==> flow/design.v <==
module avg(input clk, input [7:0]p1, input [7:0]p2, output reg [7:0]pout);
wire [7:0] outp;
assign outp = {1'b0 , p1[7:1]} + {1'b0 , p2[7:1]};
always@(posedge clk)
begin
	pout <= outp;
end 
endmodule
module subtract(input clk, input [7:0]p1, input [7:0]p2, output reg [7:0]pout);
wire [8:0] diff = {1'b0, p1} - {1'b0, p2};
wire [7:0] mag = diff[8] ? (8'd0 - diff[7:0]) : diff[7:0];
always@(posedge clk)
begin
	pout <= mag/2;
end 
endmodule
module wavelet_1d (clk ,pixel ,pix_out);
input clk ;
input [63:0] pixel ;
output reg [63:0] pix_out;
wire [63:0]pix_out_inter;
wire [63:0] out_illusion ;
genvar i;
	generate 
		for(i=0;i<4;i=i+1) 
		begin : name
			avg u0 (clk,pixel[16*i+7:16*i], pixel[16*i+15:16*i+8],out_illusion[8*i+7:8*i]);
			subtract u1 (clk,pixel[16*i+7:16*i], pixel[16*i+15:16*i+8],out_illusion[8*i+39:8*i+32]);
		end
	endgenerate 
	assign pix_out_inter = {out_illusion[31:0],out_illusion[63:32]};
always@(posedge clk)
	begin
		pix_out <= pix_out_inter;
	end
endmodule
module wavelet_2d (clk ,pixel_out1, pixel_out2 ,pixelcol_out1,pixelcol_out2,dwt_valid);
input clk ;
input [63:0] pixel_out1, pixel_out2 ;
output reg [63:0] pixelcol_out1,pixelcol_out2;
output reg dwt_valid;
wire [63:0]pixelcol1_inter,pixelcol2_inter;
wire [63:0] out_illusion20 ;
wire [63:0] out_illusion21;
genvar j;
	generate 
		for(j=0;j<8;j=j+1) 
		begin : name
			avg u0 (clk,pixel_out1[8*j+7:8*j], pixel_out2[8*j+7:8*j],out_illusion20[8*j+7:8*j]);
			subtract u1 (clk,pixel_out2[8*j+7:8*j], pixel_out1[8*j+7:8*j], out_illusion21[8*j+7:8*j]);
		end
	endgenerate 
	assign pixelcol1_inter = out_illusion20;
	assign pixelcol2_inter = out_illusion21;
always@(posedge clk)
	begin
		pixelcol_out1 <= pixelcol1_inter;
		pixelcol_out2 <= pixelcol2_inter;
	   dwt_valid <= 1'b1;
	end
endmodule
module DWT(clk, inp1,inp2,inp3,inp4,inp5,inp6,inp7,inp8, outp1,outp2,outp3,outp4,outp5,outp6,outp7,outp8,dwt_valid);
input clk;
input [63:0]inp1,inp2,inp3,inp4,inp5,inp6,inp7,inp8;
output [63:0] outp1,outp2,outp3,outp4,outp5,outp6,outp7,outp8;
output dwt_valid;
wire [63:0] inp_1d [7:0];
wire [63:0] out_1d [7:0];
wire dwt_valid1, dwt_valid2, dwt_valid3, dwt_valid4;
assign inp_1d [0] = inp1;
assign inp_1d [1] = inp2;
assign inp_1d [2] = inp3;
assign inp_1d [3] = inp4;
assign inp_1d [4] = inp5;
assign inp_1d [5] = inp6;
assign inp_1d [6] = inp7;
assign inp_1d [7] = inp8;
genvar j;
	generate 
		for(j=0;j<8;j=j+1) 
		begin : name
			wavelet_1d u0(clk,inp_1d[j],out_1d[j]);
		end
	endgenerate 
wavelet_2d x1 (clk, out_1d[0],out_1d[1],outp1,outp5,dwt_valid1);
wavelet_2d x2 (clk, out_1d[2],out_1d[3],outp2,outp6,dwt_valid2);
wavelet_2d x3 (clk, out_1d[4],out_1d[5],outp3,outp7,dwt_valid3);
wavelet_2d x4 (clk, out_1d[6],out_1d[7],outp4,outp8,dwt_valid4);
assign dwt_valid = dwt_valid1 && dwt_valid2 && dwt_valid3 && dwt_valid4;
endmodule
clock: 2.22 ns
lec_check: 0
cap_margin: 20
core_margin: 2
core_utilization: 63
cts_cluster_size: 37
slew_margin: 20
run.sh (not shown) runs the stock make flow with config.mk's settings and CLKGATE_MAP_FILE=.
The first run produced a layout that fails on setup timing.
Change:
--- a/flow/config.mk
+++ b/flow/config.mk
@@ -10,3 +10,3 @@
-export CORE_UTILIZATION = 63
-export CTS_CLUSTER_SIZE = 37
-export SLEW_MARGIN = 20
+export CORE_UTILIZATION = 40
+export SETUP_SLACK_MARGIN = 0.43
+export SLEW_MARGIN = 5
==> flow/constraint.sdc (replaced) <==
create_clock -name core_clock -period 4.5 [get_ports {clk}]
set_input_delay 0.9000 -clock core_clock [delete_from_list [all_inputs] [get_ports {clk}]]
set_output_delay 0.9000 -clock core_clock [all_outputs]
set_load 0.01 [all_outputs]
=> The new run completed without violations. Setup slack gets better by 1.9 ns. Global-route usage drops by 14 points. Die area climbs by well over a third. Routed wire length drops by about a fifth. Sequential cell count stays the same.

---

## run 1
// DWT: RTL as listed in full above, without the edits since
clock: 2.44 ns
lec_check: 0
abc_area: 1
cap_margin: 20
core_aspect_ratio: 1.32
core_margin: 2
core_utilization: 69
setup_slack_margin: -0.13
slew_margin: 20
From the logs: run 1 reached the end of the flow and failed the layout checks with setup timing.
Relative to run 1, the following input files were edited for run 2:
==> flow/config.mk <==
export PLATFORM = sky130hd
export DESIGN_NAME = DWT
export DESIGN_NICKNAME = DWT
export VERILOG_FILES = /design/flow/design.v
export SDC_FILE = /design/flow/constraint.sdc
export NUM_CORES = 4
export LEC_CHECK = 0
export CAP_MARGIN = 20
export CORE_MARGIN = 2
export CORE_UTILIZATION = 72
export CTS_CLUSTER_SIZE = 39
export SETUP_SLACK_MARGIN = 0.68
export SLEW_MARGIN = 20
==> flow/constraint.sdc <==
create_clock -name core_clock -period 2.29 [get_ports {clk}]
set_input_delay 0.4580 -clock core_clock [delete_from_list [all_inputs] [get_ports {clk}]]
set_output_delay 0.4580 -clock core_clock [all_outputs]
set_load 0.01 [all_outputs]
### Flow results
Run status, run 2: aborted in clock tree synthesis (4_1_cts), error DPL-0033
Synthesized-area fraction occupied by adder cells: run 2 > run 1
The run showing the smaller width of the die is run 1.
Going from run 1 to run 2, fraction of the mapped netlist area in compound gates grows by 5.6 points.
Changes observed in run 2 relative to run 1: synthesized area dropped about 8%, number of placed instances with taps included dropped about 20%, XOR/XNOR share of the synthesized area climbed 4.4 points.
Delta (run 2 minus run 1): area reported by Yosys stat decreased by 8.2% relative to the old numbers, chip footprint decreased by 16,000 µm² relative to the old numbers, die span in y decreased by 18% relative to the old numbers, part of the Yosys area used for sequential elements increased by 3.7 points relative to the old numbers.
NOTE instance area at placement run 1->run 2 decreased by a few percent
Input changes introduced in run 3 (baseline for comparison: run 2):
-- flow/config.mk --
<<< run 2, line 9
export CORE_MARGIN = 2
export CORE_UTILIZATION = 72
export CTS_CLUSTER_SIZE = 39
export SETUP_SLACK_MARGIN = 0.68
export SLEW_MARGIN = 20
>>> run 3, line 9
export CORE_MARGIN = 2
export CORE_UTILIZATION = 72
export CTS_CLUSTER_SIZE = 36
export SETUP_SLACK_MARGIN = 0.68
export SLEW_MARGIN = 20
[summary]
Run 3 terminated abnormally: clock tree synthesis (4_1_cts) reported DPL-0033.
As far as netlist area before placement goes, run 2 and run 3 are indistinguishable; the numbers are identical.
Run 3 -> run 2: post-placement cell count delta 0, exact match
Diff run 2..run 3 | aoi/oai-family share of the synthesized area | unchanged
Re vertical die size: no difference whatsoever between run 3 and run 2.
Run 3 vs. run 2: number of different library cells in the post-synthesis netlist saw little to no change; post-synth area from yosys stat now sits at about the same level; post-synth tally of flip-flops with integrated enable comparable; pre-CTS worst setup slack held.
The following lists how run 4 was set up differently from run 3:
-- flow/config.mk --
<<< run 3, line 8
export CAP_MARGIN = 20
export CORE_MARGIN = 2
export CORE_UTILIZATION = 72
export CTS_CLUSTER_SIZE = 36
export SETUP_SLACK_MARGIN = 0.68
export SLEW_MARGIN = 20
>>> run 4, line 8
export CAP_MARGIN = 20
export CORE_MARGIN = 2
export CORE_UTILIZATION = 67
export SLEW_MARGIN = 20
==> flow/constraint.sdc <==
create_clock -name core_clock -period 2.78 [get_ports {clk}]
set_input_delay 0.5560 -clock core_clock [delete_from_list [all_inputs] [get_ports {clk}]]
set_output_delay 0.5560 -clock core_clock [all_outputs]
set_load 0.01 [all_outputs]
==> comparison <==
Run 4 reached the final stage; the timing, DRC and antenna checks on its layout passed. Compared with run 3, run 4 shows a higher die height. Die area | run 4 > run 3. Comparing run 4 and run 3, last weighted congestion value of the routability-driven placer is higher on run 3. Sum of net half-perimeters after detailed placement, run 4 and run 3: lower on run 4. From run 3 to run 4 the numbers moved as follows: setup slack at placement rose 0.44 ns, synthesized area per cell flat, top-level port count stayed essentially flat. Against run 3 as the reference, run 4 delivers a higher floorplan row count. What run 3 reported for floorplan core area has to be multiplied by 1.07 to get the figure for run 4.

---

RTL: the design.v shown in full above, as it stands there.
Settings: LEC_CHECK=0, CAP_MARGIN=20, CORE_MARGIN=2, CORE_UTILIZATION=70, CTS_CLUSTER_SIZE=37, HOLD_SLACK_MARGIN=0.27, SLEW_MARGIN=20; clock period 2.43 ns.
The first run finished with negative setup slack left.
Rerun with:
Settings changed: CORE_UTILIZATION 70 to 40, CTS_CLUSTER_SIZE 37 to default, HOLD_SLACK_MARGIN 0.27 to default.
Clock period 2.43 ns to 2.78 ns, I/O delays scaled along.
Effect:
- With this change the flow finished clean
- worst setup slack gains 0.75 ns
- global-route usage goes down by 22 points
- design area goes down by 1.8%
- synthesized cell count is unchanged
- routed wire length goes down by 24%
- total power goes down by 18%
Rerun with:
Settings changed: CORE_UTILIZATION 40 to 70, CTS_CLUSTER_SIZE from default to 36, SETUP_SLACK_MARGIN from default to 0.68.
Clock period 2.78 ns to 2.29 ns, I/O delays scaled along.
Outcome: The new run died in 5_1_grt with GRT-0232; die size came out lower by well over a third; area after synthesis does not change; synthesized cell count is unchanged.
Rerun with:
Settings changed: CORE_UTILIZATION 70 to 58, CTS_CLUSTER_SIZE 36 to default, SETUP_SLACK_MARGIN 0.68 to default.
This time the run reached the layout checks and failed them: negative setup slack.
Synthesized area is unchanged.
Die size rose by about a fifth.
Synthesized cell count stays the same.
Rerun with:
Settings changed: CORE_UTILIZATION 58 to 67, CTS_CLUSTER_SIZE from default to 37, HOLD_SLACK_MARGIN from default to 0.27.
Clock period 2.29 ns to 2.22 ns, I/O delays scaled along.
Result:
- The new run finished with negative setup slack left
- total power goes up by 12%
- clock skew is higher by 0.013 ns
- routed wire length climbs by 31%
- setup slack is worse by 0.21 ns
- non-clock buffer count goes up by 47

---

// DWT: RTL as listed in full above, without the edits since
clock: 2.22 ns
lec_check: 0
cap_margin: 20
core_margin: 2
core_utilization: 67
cts_cluster_size: 37
hold_slack_margin: 0.27
setup_slack_margin: 0.59
slew_margin: 20
The first run aborted during global routing (5_1_grt) with GRT-0232.
==> next run, changes <==
- CORE_UTILIZATION: 67 -> 40
- CTS_CLUSTER_SIZE: 37 -> default
- HOLD_SLACK_MARGIN: 0.27 -> default
- SETUP_SLACK_MARGIN: 0.59 -> default
- clock period: 2.22 -> 4.5 ns (I/O delays scaled with it)
Now the flow finished clean.
Area after synthesis is unchanged.
Synthesized cell count is unchanged.
Die size increases by well over a third.
==> next run, changes <==
- ABC_AREA: default -> 1
- CORE_UTILIZATION: 40 -> 69
- clock period: 4.5 -> 2.97 ns (I/O delays scaled with it)
The new run completed without violations; clock power went up by 40%; combinational power went up by 56%; core utilization went up by 33 points; setup slack got worse by 1.4 ns; routed wire length went up by 28%; die size went down by 37%; sequential power went up by 54%; clock-buffer cell count went down by 6; area after synthesis went up by 8.9%; non-clock buffer count went up by 23.
==> next run, changes <==
- ABC_AREA: 1 -> default
- CORE_UTILIZATION: 69 -> 63
- PLACE_DENSITY: default -> 0.57
- SLEW_MARGIN: 20 -> 10
- clock period: 2.97 -> 1.54 ns (I/O delays scaled with it)
Effect: The new run died in global routing (5_1_grt) on DPL-0038; die area went up by 0.58%; synthesized cell count went down by about 26%; area after synthesis went down by 8.2%.

---

Starts from the design.v that is shown in full above.
Settings: LEC_CHECK=0, CAP_MARGIN=20, CORE_MARGIN=6, CORE_UTILIZATION=63, MAX_ROUTING_LAYER=met4, PLACE_DENSITY=0.57, SLEW_MARGIN=10; clock period 4.14 ns.
Change:
Settings changed: CORE_MARGIN 6 to 2, CORE_UTILIZATION 63 to 70, CTS_CLUSTER_SIZE set to 14, MAX_ROUTING_LAYER met4 to not set, PLACE_DENSITY 0.57 to not set, SETUP_SLACK_MARGIN set to 0.13.
Clock period 4.14 ns to 2.47 ns, I/O delays scaled along.
=> The changed run finished with negative setup slack left. Final area came out higher by 6.6%. Global-route usage came out higher by 11 points. Cell count came out higher by 5.3%. Power came out higher by 82%. Clock power came out higher by 61%. Synthesized cell count stays the same. Via count came out higher by 20%. Worst setup slack gets worse by 1700 ps.
Change:
Settings changed: CTS_CLUSTER_SIZE 14 to 37, SETUP_SLACK_MARGIN 0.13 to 0.68, SLEW_MARGIN 10 to 20.
Clock period 2.47 ns to 2.29 ns, I/O delays scaled along.
=> The new run never finished: it broke off in global routing (5_1_grt) on GRT-0232; die size is unchanged; synthesized cell count does not change; area after synthesis stays the same.

---

Starts from the design.v that is shown in full above.
make LEC_CHECK=0 CAP_MARGIN=20 CORE_MARGIN=2 CORE_UTILIZATION=72 CTS_CLUSTER_DIAMETER=32 CTS_CLUSTER_SIZE=14 PLACE_DENSITY=0.35 SETUP_SLACK_MARGIN=-0.14 SLEW_MARGIN=10 finish   # period 2.33 ns
The baseline failed in 5_1_grt with GRT-0116.
Change:
- CORE_UTILIZATION: 72 -> 69
- CTS_CLUSTER_DIAMETER: 32 -> 354
- PLACE_DENSITY: 0.35 -> default
After rerunning:
- This time the run reached the layout checks and failed them: negative setup slack
- die size went up by 4.3%
- area after synthesis does not change
- synthesized cell count is unchanged
Change:
- CORE_UTILIZATION: 69 -> 64
- CTS_CLUSTER_DIAMETER: 354 -> default
- CTS_CLUSTER_SIZE: 14 -> default
- MAX_ROUTING_LAYER: default -> met4
- PLACE_DENSITY: default -> 0.57
- SETUP_SLACK_MARGIN: -0.14 -> default
- TNS_END_PERCENT: default -> 5
- clock period: 2.33 -> 5.08 ns (I/O delays scaled with it)
=> Now the flow ran to the end with no violations; global-route usage fell by 6.9 points; hold slack gains 0.0082 ns; non-clock buffer count fell by 933; count of clock-buffer cells in the layout rose by 72; worst setup slack gains 2.2 ns; routed wire length fell by about a fifth; synthesized cell count stays the same; area after synthesis is unchanged; total power fell by well over a third; core utilization fell by 10 points; flip-flop count is unchanged.
Change:
- CORE_UTILIZATION: 64 -> 63
- CTS_CLUSTER_SIZE: default -> 14
- MAX_ROUTING_LAYER: met4 -> default
- SETUP_SLACK_MARGIN: default -> 0.64
- TNS_END_PERCENT: 5 -> default
- clock period: 5.08 -> 2.47 ns (I/O delays scaled with it)
=>
- Now the flow completed, yet does not pass: negative setup slack
- final cell count rose by 7.4%
- non-clock buffer count rose by 776
- synthesized cell count stays the same
- power rose by 140%
- hold slack is worse by 0.17 ns
Power figures rest on the tool's default switching activity, not on a simulated workload.
